==> pepper <==
==> flow/design.v <==
module cordicp(
  x,
  clk,
  rst,
  en,
  lookup,
  y,
  valid);
input [31:0] x;
input clk;
input en;
input rst;
input [2047:0] lookup;
wire [63:0] tab [31:0];
output reg [63:0] y;
output reg valid;
reg [63:0] x_reg;
reg [4:0] counter;
reg [1:0] state;
  parameter E_IDLE  = 2'd0;
  parameter E_CALC  = 2'd1;
always @ (posedge clk) begin
  if (rst == 1'b1) begin
    x_reg <= {16'h00, x, 16'h00};
    y <= 64'h0000_0001_0000_0000;  
    counter <= 4'b0;
    valid <= 1'b0;
    state <= E_IDLE;
  end else begin
  case (state)
    E_IDLE: begin
      x_reg <= {16'h00, x, 16'h00};
      valid <= 1'b0;
      if (en == 1'b1) begin
        state <= E_CALC;
        y <= 64'h0000_0001_0000_0000;  
      end
    end
    E_CALC: begin
      counter <= counter+1;
      if (x_reg > tab[counter]) begin
        x_reg <= x_reg - tab[counter];
        if (counter < 5'd16)
          y <= y << (5'd16 - counter);
        else
          y <= y + (y >> (counter - 5'd15));
      end
      if (counter == 5'd31) begin
        state <= E_IDLE;
        valid <= 1'b1;
      end
    end
  endcase
  end
end
genvar i;
generate
  for (i=0; i<32; i=i+1) begin : U
    assign tab[31-i] = lookup[(i*64+63):i*64];
  end
endgenerate
endmodule
module cordicn(
  x,
  clk,
  rst,
  en,
  lookup,
  y,
  valid);
input [31:0] x;
input clk;
input en;
input rst;
input [2047:0] lookup;
wire [63:0] tab [31:0];
output reg [63:0] y;
output reg valid;
reg [63:0] x_reg;
reg [4:0] counter;
reg [1:0] state;
  parameter E_IDLE  = 2'd0;
  parameter E_CALC  = 2'd1;
always @ (posedge clk) begin
  if (rst == 1'b1) begin
    x_reg <= {16'h00, x, 16'h00};
    y <= 64'h0000_0001_0000_0000;  
    counter <= 4'b0;
    valid <= 1'b0;
    state <= E_IDLE;
  end else begin
  case (state)
    E_IDLE: begin
      x_reg <= {16'h00, x, 16'h00};
      valid <= 1'b0;
      if (en == 1'b1) begin
        state <= E_CALC;
        y <= 64'h0000_0001_0000_0000;  
      end
    end
    E_CALC: begin
      counter <= counter+1;
      if (x_reg > tab[counter]) begin
        x_reg <= x_reg - tab[counter];
        if (counter < 5'd16)
          y <= y >> (5'd16 - counter);
        else
          y <= y - (y >> (counter - 5'd14));
      end
      if (counter == 5'd31) begin
        state <= E_IDLE;
        valid <= 1'b1;
      end 
    end
  endcase
  end
end
genvar i;
generate
  for (i=0; i<32; i=i+1) begin : U
    assign tab[31-i] = lookup[(i*64+63):i*64];
  end
endgenerate
endmodule
module top
(
  clk,
  rst,
  x,
  en,
  epx,
  sinhx,
  coshx,
  valid
);
input             clk;
input             rst;
input      [31:0] x;
input             en;
output reg [31:0] epx;
       reg [31:0] enx;
output reg [31:0] sinhx;
output reg [31:0] coshx;
output reg        valid;
wire [2047:0] lookupp;
wire [2047:0] lookupn;
wire   [31:0] w_sinhx;
wire   [31:0] w_coshx;
wire   [63:0] w_epx;
wire   [63:0] w_enx;
wire          w_valid;
wire          validp;
wire          validn;
cordicp epos (
  .x      (x),
  .clk    (clk),
  .rst    (rst),
  .en     (en),
  .lookup (lookupp),
  .y      (w_epx),
  .valid  (validp)
);
cordicn eneg (
  .x      (x),
  .clk    (clk),
  .rst    (rst),
  .en     (en),
  .lookup (lookupn),
  .y      (w_enx),
  .valid  (validn)
);
always @ (posedge clk) begin
  if (rst == 1'b1) begin
    epx   <= 32'b0;
    enx   <= 32'b0;
    sinhx <= 32'b0;
    coshx <= 32'b0;
    valid <=  1'b0;
  end else begin
  if (validp == 1'b1)
    epx <= w_epx[47:16];
  if (validn == 1'b1)
    enx <= w_enx[47:16];
  sinhx <= w_sinhx;
  coshx <= w_coshx;
  valid <= w_valid;
  end
end
assign w_sinhx = (w_epx [47:16] - w_enx [47:16]) >> 1;
assign w_coshx = (w_epx [47:16] + w_enx [47:16]) >> 1;
assign w_valid = validn & validp;
assign lookupp = { 
  64'h0000_000B_1721_7F7D,    
  64'h0000_000A_65AF_6785,    
  64'h0000_0009_B43D_4F8D,    
  64'h0000_0009_02CB_3795,    
  64'h0000_0008_5159_1F9D,    
  64'h0000_0007_9FE7_07A6,    
  64'h0000_0006_EE74_EFAE,    
  64'h0000_0006_3D02_D7B6,    
  64'h0000_0005_8B90_BFBE,    
  64'h0000_0004_DA1E_A7C6,    
  64'h0000_0004_28AC_8FCE,    
  64'h0000_0003_773A_77D7,    
  64'h0000_0002_C5C8_5FDF,   
  64'h0000_0002_1456_47E7,   
  64'h0000_0001_62E4_2FEF,   
  64'h0000_0000_B172_17F7,   
  64'h0000_0000_67CC_8FB2,   
  64'h0000_0000_391F_EF8F,   
  64'h0000_0000_1E27_076E,  
  64'h0000_0000_0F85_1860, 
  64'h0000_0000_07E0_A6C3, 
  64'h0000_0000_03F8_1516, 
  64'h0000_0000_01FE_02A6, 
  64'h0000_0000_00FF_8055, 
  64'h0000_0000_007F_E00A,
  64'h0000_0000_003F_F801,
  64'h0000_0000_001F_FE00,
  64'h0000_0000_000F_FF80,
  64'h0000_0000_0007_FFE0,
  64'h0000_0000_0003_FFF8,
  64'h0000_0000_0001_FFFE,
  64'h0000_0000_0000_FFFF
  };
assign lookupn = {
    64'h0000_000B_1721_7F7D,      
    64'h0000_000A_65AF_6785,      
    64'h0000_0009_B43D_4F8D,      
    64'h0000_0009_02CB_3795,      
    64'h0000_0008_5159_1F9D,      
    64'h0000_0007_9FE7_07A6,      
    64'h0000_0006_EE74_EFAE,      
    64'h0000_0006_3D02_D7B6,      
    64'h0000_0005_8B90_BFBE,      
    64'h0000_0004_DA1E_A7C6,      
    64'h0000_0004_28AC_8FCE,      
    64'h0000_0003_773A_77D7,      
    64'h0000_0002_C5C8_5FDF,     
    64'h0000_0002_1456_47E7,     
    64'h0000_0001_62E4_2FEF,     
    64'h0000_0000_B172_17F7, 
    64'h0000_0000_49A5_8844, 
    64'h0000_0000_222F_1D04, 
    64'h0000_0000_1085_98B5, 
    64'h0000_0000_0820_AEC4, 
    64'h0000_0000_0408_1596,
    64'h0000_0000_0202_02AE,
    64'h0000_0000_0100_8055,
    64'h0000_0000_0080_200A,
    64'h0000_0000_0040_0801,
    64'h0000_0000_0020_0200,
    64'h0000_0000_0010_0080,
    64'h0000_0000_0008_0020,
    64'h0000_0000_0004_0008,
    64'h0000_0000_0002_0002,
    64'h0000_0000_0001_0000,
    64'h0000_0000_0000_8000
    };
endmodule
==> flow/run.sh <==
#!/bin/bash
# the make line also repeats each setting of config.mk as NAME=value (left out here)
make -C /OpenROAD-flow-scripts/flow DESIGN_CONFIG=/design/flow/config.mk WORK_HOME=/design/flow/orfs CLKGATE_MAP_FILE= finish
==> flow/config.mk <==
export PLATFORM = sky130hd
export DESIGN_NAME = top
export DESIGN_NICKNAME = top
export VERILOG_FILES = /design/flow/design.v
export SDC_FILE = /design/flow/constraint.sdc
export NUM_CORES = 4
export LEC_CHECK = 0
export CAP_MARGIN = 20
export CORE_MARGIN = 2
export CORE_UTILIZATION = 72
export CTS_CLUSTER_DIAMETER = 378
export PLACE_DENSITY = 0.6
export SLEW_MARGIN = 20
export TNS_END_PERCENT = 5
==> flow/constraint.sdc <==
create_clock -name core_clock -period 4.06 [get_ports {clk}]
set_input_delay 0.8120 -clock core_clock [delete_from_list [all_inputs] [get_ports {clk}]]
set_output_delay 0.8120 -clock core_clock [all_outputs]
set_load 0.01 [all_outputs]
==> maple (differences from pepper) <==
- ABC_AREA: not set -> 1
- CORE_UTILIZATION: 72 -> 40
- CTS_CLUSTER_DIAMETER: 378 -> 90
- MIN_ROUTING_LAYER: not set -> met2
- PLACE_DENSITY: 0.6 -> not set
- SETUP_SLACK_MARGIN: not set -> -0.75
- TNS_END_PERCENT: 5 -> not set
==> flow/constraint.sdc (replaced) <==
create_clock -name core_clock -period 8.0 [get_ports {clk}]
set_input_delay 1.6000 -clock core_clock [delete_from_list [all_inputs] [get_ports {clk}]]
set_output_delay 1.6000 -clock core_clock [all_outputs]
set_load 0.01 [all_outputs]
==> summary of the runs <==
pepper did not get past clock tree synthesis. maple died in global routing.
Between pepper and maple, the lower area after synthesis is in pepper (gap 14%, measured against maple).
Synthesized cell count: pepper is lower than maple (about 36%).
Against pepper, the die area of maple is higher by about 110%.

========
==> run a <==
// top: RTL as listed in full above, without the edits since
clock: 3.18 ns
lec_check: 0
abc_area: 1
cap_margin: 20
core_margin: 2
core_utilization: 72
cts_cluster_diameter: 232
cts_cluster_size: 20
place_density: 0.79
setup_slack_margin: 0.28
slew_margin: 20
run.sh (not shown) runs the stock make flow with config.mk's settings and CLKGATE_MAP_FILE=.
==> inputs of run b, as changes to run a <==
ABC_AREA = 0   (was 1)
CAP_MARGIN = 0   (was 20)
CELL_PAD_IN_SITES_GLOBAL_PLACEMENT = 3   (was not set)
CORE_ASPECT_RATIO = 1.16   (was not set)
CORE_UTILIZATION = 26   (was 72)
CTS_CLUSTER_DIAMETER = not set   (was 232)
CTS_CLUSTER_SIZE = not set   (was 20)
GPL_TIMING_DRIVEN = 0   (was not set)
PLACE_DENSITY = 0.76   (was 0.79)
SETUP_SLACK_MARGIN = not set   (was 0.28)
SLEW_MARGIN = 15   (was 20)
TNS_END_PERCENT = 55   (was not set)
==> flow/constraint.sdc (replaced) <==
create_clock -name core_clock -period 11.8 [get_ports {clk}]
set_input_delay 2.3600 -clock core_clock [delete_from_list [all_inputs] [get_ports {clk}]]
set_output_delay 2.3600 -clock core_clock [all_outputs]
set_load 0.01 [all_outputs]
==> inputs of run c, as changes to run a <==
CORE_ASPECT_RATIO = 0.83   (was not set)
CORE_MARGIN = 4   (was 2)
CORE_UTILIZATION = 40   (was 72)
CTS_CLUSTER_DIAMETER = 90   (was 232)
CTS_CLUSTER_SIZE = not set   (was 20)
GPL_ROUTABILITY_DRIVEN = 0   (was not set)
HOLD_SLACK_MARGIN = 0.1   (was not set)
MIN_ROUTING_LAYER = met2   (was not set)
PLACE_DENSITY = not set   (was 0.79)
PLACE_DENSITY_LB_ADDON = 0.14   (was not set)
SETUP_SLACK_MARGIN = not set   (was 0.28)
SLEW_MARGIN = 10   (was 20)
==> flow/constraint.sdc (replaced) <==
create_clock -name core_clock -period 8.0 [get_ports {clk}]
set_input_delay 1.6000 -clock core_clock [delete_from_list [all_inputs] [get_ports {clk}]]
set_output_delay 1.6000 -clock core_clock [all_outputs]
set_load 0.01 [all_outputs]
==> Table 3: Implementation characteristics <==
Physical implementation characteristics

Parameter                              Value

Outcome
  Result of the run    aborted with a tool error
  Stage at which the run stopped    5_1_grt
  Error that stopped the run    [ERROR GRT-0116] Global routing finished with congestion. Check the congestion regions in the DRC Viewer.

Floorplanning
  Width of the chip    385 um
  Core footprint    between 100,000 and 150,000 um^2
  Floorplan-stage core utilization    40.4%
  Die y size    roughly 320 um

Synth
  Main combinational cell family by area after synthesis    simple AND/OR/NAND/NOR gates
  Post-synth mux share    less than 1%
  Unique cell types    slightly below 60
  Summed instance area of the synthesized netlist    between 40,000 and 50,000 um^2
  Syn_area_per_cell    5.41 um^2

Place
  Post-place setup slack    roughly 1.5 ns
That was run c.
==> Table 3: Implementation characteristics <==
Physical implementation characteristics

Parameter                              Value

Outcome
  Result of the run    aborted with a tool error
  Stage at which the run stopped    4_1_cts
  Error that stopped the run    [ERROR DPL-0038] Utilization greater than 100%, impossible to legalize

Floorplanning
  Core footprint    64,700 um^2
  Die y size    260 um
  Width of the chip    260 um
  Floorplan-stage core utilization    about 73%

Synth
  Main combinational cell family by area after synthesis    simple AND/OR/NAND/NOR gates
  Syn_area_per_cell    between 5 and 6 um^2
  YS chip area    47,200 um^2
  Post-synth mux share    0.681%
  Unique cell types    slightly below 60
  Summed instance area of the synthesized netlist    47,200 um^2

Place
  Post-place setup slack    -1.71 ns
That was run a.
==> Table 3: Implementation characteristics <==
Implementation parameters

Parameter                              Value

Place
  Post-place setup slack    0.0110 ns

Floorplanning
  Floorplan-stage core utilization    between 20% and 30%
  Die y size    429 um

Synth
  Synth cell count leaders    sky130_fd_sc_hd__nor2_1, sky130_fd_sc_hd__nand2_1, sky130_fd_sc_hd__a21oi_1, sky130_fd_sc_hd__o21ai_0, sky130_fd_sc_hd__mux2i_1
  Post-synth mux share    approximately an eighth
  Unique cell types    roughly 100
  Adder Share, Synth    8.80%
  YS chip area    slightly above 40,000 um^2
  Summed instance area of the synthesized netlist    slightly above 40,000 um^2
  Syn_area_per_cell    approximately 7.3 um^2

Setup path
  Origin of the critical flop-to-flop path    eneg.counter[0]

Outcome
  Result of the run  no timing/DRC/antenna violations
That was run b.

========
==> build 46 <==
// top: RTL as listed in full above, without the edits since
export LEC_CHECK = 0
export CAP_MARGIN = 20
export CORE_MARGIN = 2
export CORE_UTILIZATION = 70
export CTS_CLUSTER_DIAMETER = 80
export SLEW_MARGIN = 20
create_clock -name core_clock -period 2.59 [get_ports {clk}]
==> build 56 (differences from build 46) <==
--- a/flow/config.mk
+++ b/flow/config.mk
@@ -8,5 +8,5 @@
 export CAP_MARGIN = 20
 export CORE_MARGIN = 2
-export CORE_UTILIZATION = 70
-export CTS_CLUSTER_DIAMETER = 80
+export CORE_UTILIZATION = 40
+export PLACE_DENSITY = 0.6
 export SLEW_MARGIN = 20
==> flow/constraint.sdc (replaced) <==
create_clock -name core_clock -period 8.0 [get_ports {clk}]
set_input_delay 1.6000 -clock core_clock [delete_from_list [all_inputs] [get_ports {clk}]]
set_output_delay 1.6000 -clock core_clock [all_outputs]
set_load 0.01 [all_outputs]
==> run summary <==
Numbers from the implementation run.

The flow did not finish. The step where the flow halted is 4_1_cts. The tool reported: "[ERROR DPL-0038] Utilization greater than 100%, impossible to legalize". The worst setup timing slack at the placement stage is -3.64 ns. After legalization and detailed placement, the total HPWL measured 167000 um. The placement stage leaves a total instance area of 0.0553 mm^2. The placed instance count is 7748. The floorplan step set the die height to 244 um. The die covers 0.0597 mm^2. Per the gpl log, the routability congestion estimate is 1.21.
# the run above: build 46

==> run summary <==
Implementation results.

The flow ran to the end and the layout has no timing, DRC or antenna violations. The placed instance count is 6652. The half-perimeter wire length of the detailed placement result is 115000 um. Measured along the y axis, the die boundary spans 322 um. The post-place instance area is 0.0427 mm^2. The chip occupies 0.104 mm^2. Prior to clock tree synthesis, the placed netlist has a worst setup slack of 0.483 ns. At the end of routability-driven placement, the weighted congestion stood at 1.02.
# the run above: build 56


========
==> trial 34: inputs <==
RTL: the design.v shown in full above, as it stands there.
Settings: LEC_CHECK=0, ABC_AREA=0, CAP_MARGIN=0, CELL_PAD_IN_SITES_GLOBAL_PLACEMENT=3, CORE_ASPECT_RATIO=1.16, CORE_MARGIN=2, CORE_UTILIZATION=46, CTS_CLUSTER_DIAMETER=364, GPL_TIMING_DRIVEN=0, PLACE_DENSITY=0.76, SLEW_MARGIN=15, TNS_END_PERCENT=55; clock period 5.6 ns.
==> build 26: changes against trial 34 <==
- ABC_AREA: 0 -> default
- CAP_MARGIN: 0 -> 20
- CELL_PAD_IN_SITES_GLOBAL_PLACEMENT: 3 -> default
- CORE_ASPECT_RATIO: 1.16 -> default
- CORE_UTILIZATION: 46 -> 67
- CTS_CLUSTER_DIAMETER: 364 -> default
- GPL_TIMING_DRIVEN: 0 -> default
- PLACE_DENSITY: 0.76 -> 0.6
- SLEW_MARGIN: 15 -> 20
- TNS_END_PERCENT: 55 -> default
==> flow/constraint.sdc (replaced) <==
create_clock -name core_clock -period 4.06 [get_ports {clk}]
set_input_delay 0.8120 -clock core_clock [delete_from_list [all_inputs] [get_ports {clk}]]
set_output_delay 0.8120 -clock core_clock [all_outputs]
set_load 0.01 [all_outputs]
==> build 90: changes against trial 34 <==
- ABC_AREA: 0 -> default
- CAP_MARGIN: 0 -> 20
- CELL_PAD_IN_SITES_GLOBAL_PLACEMENT: 3 -> default
- CORE_ASPECT_RATIO: 1.16 -> default
- CORE_UTILIZATION: 46 -> 58
- CTS_CLUSTER_DIAMETER: 364 -> default
- GPL_TIMING_DRIVEN: 0 -> default
- PLACE_DENSITY: 0.76 -> default
- SLEW_MARGIN: 15 -> 20
- TNS_END_PERCENT: 55 -> default
==> flow/constraint.sdc (replaced) <==
create_clock -name core_clock -period 6.51 [get_ports {clk}]
set_input_delay 1.3020 -clock core_clock [delete_from_list [all_inputs] [get_ports {clk}]]
set_output_delay 1.3020 -clock core_clock [all_outputs]
set_load 0.01 [all_outputs]
==> flow_summary.json <==
{
  "status": "no timing/DRC/antenna violations",
  "core_area_um2": 68830,
  "bufAreaShareNonClock": 0.06430,
  "wl_per_cell_um": 23.15,
  "die_area_um2": 71870,
  "fp_util": 0.5877,
  "tns_ns": 0,
  "die_w_um": 268.1,
  "overflow": 0,
  "die_h_um": 268.1
}
-- figures above: build 90

==> flow_summary.json <==
{
  "mux_area_frac": 0.1275,
  "status": "stopped before the end",
  "core_area_um2": 87400,
  "error_line": "[ERROR GPL-0301] Utilization 105.536 % exceeds 100%.",
  "top_cell": "nor2_1",
  "haltStage": "3_1_place_gp_skip_io",
  "fp_util": 0.4628,
  "synth.avg_cell_area_um2": 7.295,
  "die_w_um": 279.3,
  "die_area_um2": 90330,
  "die_h_um": 323.4
}
-- figures above: trial 34

==> flow_summary.json <==
{
  "haltStage": "4_1_cts",
  "die_area_um2": 62350,
  "die_h_um": 249.7,
  "error_line": "[ERROR DPL-0038] Utilization greater than 100%, impossible to legalize",
  "status": "stopped before the end",
  "core_area_um2": 60020
}
-- figures above: build 26

